// CLOCK_TOP
module CLOCK_TOP( 
	   SEG0, SEG1, SEG2, SEG3, SEG4, SEG5, SEG6, SEG7, LED, BUZ_OUT,
	   CLK50M, KEY1, KEY2, KEY3, SW0, SW1, SW2, SW3, SW4, SW5, KNOCK,
	   SENSOR, ROT_A, ROT_B
	   );
Settings: LEC_CHECK=0, CAP_MARGIN=20, CORE_MARGIN=2, CORE_UTILIZATION=65, SETUP_SLACK_MARGIN=3.28, SLEW_MARGIN=20, TNS_END_PERCENT=5; clock period 16.2 ns.
run.sh (not shown) runs the stock make flow with config.mk's settings and CLKGATE_MAP_FILE=.
The starting point finished with timing, DRC and antenna clean.
==> next run, changes <==
--- a/flow/config.mk
+++ b/flow/config.mk
@@ -6,8 +6,7 @@
 export NUM_CORES = 4
 export LEC_CHECK = 0
+export ABC_AREA = 1
 export CAP_MARGIN = 20
 export CORE_MARGIN = 2
-export CORE_UTILIZATION = 65
-export SETUP_SLACK_MARGIN = 3.28
+export CORE_UTILIZATION = 72
 export SLEW_MARGIN = 20
-export TNS_END_PERCENT = 5
==> flow/constraint.sdc (replaced) <==
create_clock -name core_clock -period 30.1 [get_ports {CLK50M}]
set_input_delay 6.0200 -clock core_clock [delete_from_list [all_inputs] [get_ports {CLK50M}]]
set_output_delay 6.0200 -clock core_clock [all_outputs]
set_load 0.01 [all_outputs]
Effect:
- die size shrinks by 2.2%
- setup slack gains 11 ns
- routed wire length climbs by 20%
- global-route usage rose by 6.6 points
- total power went down by 46%
==> next run, changes <==
--- a/flow/config.mk
+++ b/flow/config.mk
@@ -6,7 +6,7 @@
 export NUM_CORES = 4
 export LEC_CHECK = 0
-export ABC_AREA = 1
 export CAP_MARGIN = 20
 export CORE_MARGIN = 2
-export CORE_UTILIZATION = 72
+export CORE_UTILIZATION = 40
+export SETUP_SLACK_MARGIN = 1.02
 export SLEW_MARGIN = 20
==> flow/constraint.sdc (replaced) <==
create_clock -name core_clock -period 8.31 [get_ports {CLK50M}]
set_input_delay 1.6620 -clock core_clock [delete_from_list [all_inputs] [get_ports {CLK50M}]]
set_output_delay 1.6620 -clock core_clock [all_outputs]
set_load 0.01 [all_outputs]
Non-clock buffer count rises by 3.
Synthesized cell count is lower by 25%.
Final area fell by 5.9%.
==> next run, changes <==
--- a/flow/config.mk
+++ b/flow/config.mk
@@ -9,4 +9,3 @@
 export CORE_MARGIN = 2
 export CORE_UTILIZATION = 40
-export SETUP_SLACK_MARGIN = 1.02
 export SLEW_MARGIN = 20
==> flow/constraint.sdc (replaced) <==
create_clock -name core_clock -period 20.0 [get_ports {CLK50M}]
set_input_delay 4.0000 -clock core_clock [delete_from_list [all_inputs] [get_ports {CLK50M}]]
set_output_delay 4.0000 -clock core_clock [all_outputs]
set_load 0.01 [all_outputs]
=> Routed wire length is lower slightly; cell count hardly moves; clock skew goes up by 0.0055 ns; global-route usage is about the same.
==> next run, changes <==
--- a/flow/config.mk
+++ b/flow/config.mk
@@ -8,4 +8,5 @@
 export CAP_MARGIN = 20
 export CORE_MARGIN = 2
-export CORE_UTILIZATION = 40
+export CORE_UTILIZATION = 61
+export SETUP_SLACK_MARGIN = 3.28
 export SLEW_MARGIN = 20
==> flow/constraint.sdc (replaced) <==
create_clock -name core_clock -period 13.4 [get_ports {CLK50M}]
set_input_delay 2.6800 -clock core_clock [delete_from_list [all_inputs] [get_ports {CLK50M}]]
set_output_delay 2.6800 -clock core_clock [all_outputs]
set_load 0.01 [all_outputs]
Outcome: Power is higher by well over a third; final cell count fell by a little under a tenth; wire length shrinks by a few percent; non-clock buffer count is higher by 1; clock-buffer cell count drops by 4; setup slack loses 5.3 ns; global-route usage increases by 8.5 points; design area fell slightly; area after synthesis does not change; via count grows slightly; utilization grows by 24 points.
==> next run, changes <==
--- a/flow/config.mk
+++ b/flow/config.mk
@@ -9,4 +9,3 @@
 export CORE_MARGIN = 2
 export CORE_UTILIZATION = 61
-export SETUP_SLACK_MARGIN = 3.28
 export SLEW_MARGIN = 20
==> flow/constraint.sdc (replaced) <==
create_clock -name core_clock -period 8.5 [get_ports {CLK50M}]
set_input_delay 1.7000 -clock core_clock [delete_from_list [all_inputs] [get_ports {CLK50M}]]
set_output_delay 1.7000 -clock core_clock [all_outputs]
set_load 0.01 [all_outputs]
Effect: Non-clock buffer count climbs by 1; count of clock-buffer cells in the layout rises by 9; total power is higher by 62%; global-route usage went up by 0.27 points.
Power figures rest on the tool's default switching activity, not on a simulated workload.
